==> flow/design.v (excerpt) <==
module ALU_Pipeline(
  input  logic clk, rst,
  input  logic [31:0] A_in, B_in,
  input  logic [31:0] instr_in,
  output logic [31:0] Result_out,
  output logic Zero_out, Carry_out, Overflow_out, Negative_out
);
clock: 7.26 ns
lec_check: 0
cap_margin: 20
core_aspect_ratio: 1.13
core_margin: 2
core_utilization: 40
gpl_timing_driven: 0
hold_slack_margin: 0.16
slew_margin: 15
run.sh (not shown) runs the stock make flow with config.mk's settings and CLKGATE_MAP_FILE=.
Then changed:
- ABC_AREA: unset -> 0
- CORE_ASPECT_RATIO: 1.13 -> unset
- CORE_UTILIZATION: 40 -> 66
- CTS_CLUSTER_DIAMETER: unset -> 344
- CTS_CLUSTER_SIZE: unset -> 20
- GPL_TIMING_DRIVEN: 0 -> unset
- HOLD_SLACK_MARGIN: 0.16 -> unset
- SETUP_SLACK_MARGIN: unset -> -0.2
- SLEW_MARGIN: 15 -> 20
- TNS_END_PERCENT: unset -> 5
- clock period: 7.26 -> 3.34 ns (I/O delays scaled with it)
=> The new run died in clock tree synthesis (4_1_cts) (DPL-0033); area after synthesis does not change; die area went down by well over a third; synthesized cell count is unchanged.
Then changed:
- CORE_UTILIZATION: 66 -> 61
- CTS_CLUSTER_DIAMETER: 344 -> 124
- CTS_CLUSTER_SIZE: 20 -> 75
- GPL_ROUTABILITY_DRIVEN: unset -> 0
- MAX_ROUTING_LAYER: unset -> met4
- MIN_ROUTING_LAYER: unset -> met1
- SETUP_SLACK_MARGIN: -0.2 -> 0.59
- SLEW_MARGIN: 20 -> 30
- TNS_END_PERCENT: 5 -> unset
With this change the flow aborted during global routing (5_1_grt) with GRT-0116. Die size increases by 8.0%. Synthesized area stays the same. Synthesized cell count is unchanged.

* * *

Setup of try-zinc:
ALU_Pipeline again, from the RTL that the note above started with.
export LEC_CHECK = 0
export CAP_MARGIN = 20
export CORE_MARGIN = 2
export CORE_UTILIZATION = 57
export SLEW_MARGIN = 20
create_clock -name core_clock -period 3.33 [get_ports {clk}]
try-zinc did not make it past 5_1_grt, where a tool error ended it.
Input-level comparison between try-quartz and try-zinc:
--- a/flow/config.mk
+++ b/flow/config.mk
@@ -8,4 +8,4 @@
 export CAP_MARGIN = 20
 export CORE_MARGIN = 2
-export CORE_UTILIZATION = 57
+export CORE_UTILIZATION = 40
 export SLEW_MARGIN = 20
==> flow/constraint.sdc <==
create_clock -name core_clock -period 5.97 [get_ports {clk}]
set_input_delay 1.1940 -clock core_clock [delete_from_list [all_inputs] [get_ports {clk}]]
set_output_delay 1.1940 -clock core_clock [all_outputs]
set_load 0.01 [all_outputs]
==> comparison <==
try-quartz completed; timing, DRC and antenna clean
Reported for try-quartz and try-zinc, number of nets in the synthesized netlist turned out identical to the last digit.
Between try-quartz and try-zinc, the placed wire-length estimate is higher for try-zinc.
Changes observed in try-quartz relative to try-zinc: post-synth area from yosys stat roughly the same, standard cell area after detailed placement lower, synthesized cell count roughly the same, total die area higher, setup slack at placement higher.
Across both runs, count of cells resized by post-cts repair was lower for try-quartz than for try-zinc.
Compared with try-zinc, in try-quartz die span in y climbed about 20%, die extent in x climbed 30 um.
The inputs of try-juniper differ from those of try-quartz as listed below.
--- a/flow/config.mk
+++ b/flow/config.mk
@@ -8,4 +8,5 @@
 export CAP_MARGIN = 20
 export CORE_MARGIN = 2
-export CORE_UTILIZATION = 40
+export CORE_UTILIZATION = 50
+export SETUP_SLACK_MARGIN = 0.93
 export SLEW_MARGIN = 20
==> flow/constraint.sdc <==
create_clock -name core_clock -period 3.33 [get_ports {clk}]
set_input_delay 0.6660 -clock core_clock [delete_from_list [all_inputs] [get_ports {clk}]]
set_output_delay 0.6660 -clock core_clock [all_outputs]
set_load 0.01 [all_outputs]
==> results <==
- try-juniper finished every stage; the final checks, however, were not passed, the failures being setup timing.
- Number of antenna violations at the first check in global routing: try-juniper vs try-quartz up 4
- The part of the power in registers in try-juniper was lower than what try-quartz gave.
- Changes observed in try-juniper relative to try-quartz: clock skew picked up an extra 0.0062 ns, number of detailed-route iterations in the first pass went up 11, setup slack after placement shrank by 2.02 ns, total of cells resized after clock tree synthesis up 296, met1 layer wirelength in the final routing higher.
- On try-juniper: total negative slack for setup checks is 8.68 ns lower than what try-quartz gave.
- Total of plain and repair buffers excluding clock buffers (try-juniper / try-quartz): 4.4
### try-juniper -> try-amber
--- a/flow/config.mk
+++ b/flow/config.mk
@@ -6,7 +6,11 @@
 export NUM_CORES = 4
 export LEC_CHECK = 0
+export ABC_AREA = 1
 export CAP_MARGIN = 20
+export CORE_ASPECT_RATIO = 0.5
 export CORE_MARGIN = 2
-export CORE_UTILIZATION = 50
-export SETUP_SLACK_MARGIN = 0.93
+export CORE_UTILIZATION = 69
+export CTS_CLUSTER_DIAMETER = 400
+export CTS_CLUSTER_SIZE = 100
+export PLACE_DENSITY = 0.35
 export SLEW_MARGIN = 20
==> flow/constraint.sdc <==
create_clock -name core_clock -period 3.32 [get_ports {clk}]
set_input_delay 0.6640 -clock core_clock [delete_from_list [all_inputs] [get_ports {clk}]]
set_output_delay 0.6640 -clock core_clock [all_outputs]
set_load 0.01 [all_outputs]
--- outcome ---
try-amber — multiplexer share of the synthesized area 17 points lower, try-juniper as reference
Looking only at worst-case setup slack after placement, and setting everything else aside, the higher value of try-juniper and try-amber goes to try-amber.
Compared to try-juniper, try-amber was floorplanned on a smaller die.
The placeable core area of try-amber is lower than that of try-juniper.
try-amber is listed as incomplete: the tool reported an error in 5_1_grt and the run ended there.
Aoi/oai-family share of the synthesized area on try-amber is down relative to try-juniper.
From try-juniper to try-amber the numbers moved as follows: setup fix buffers added after clock tree synthesis fell by 60, area after synthesis rose by 15%.
Power and IR drop assume default switching activity.
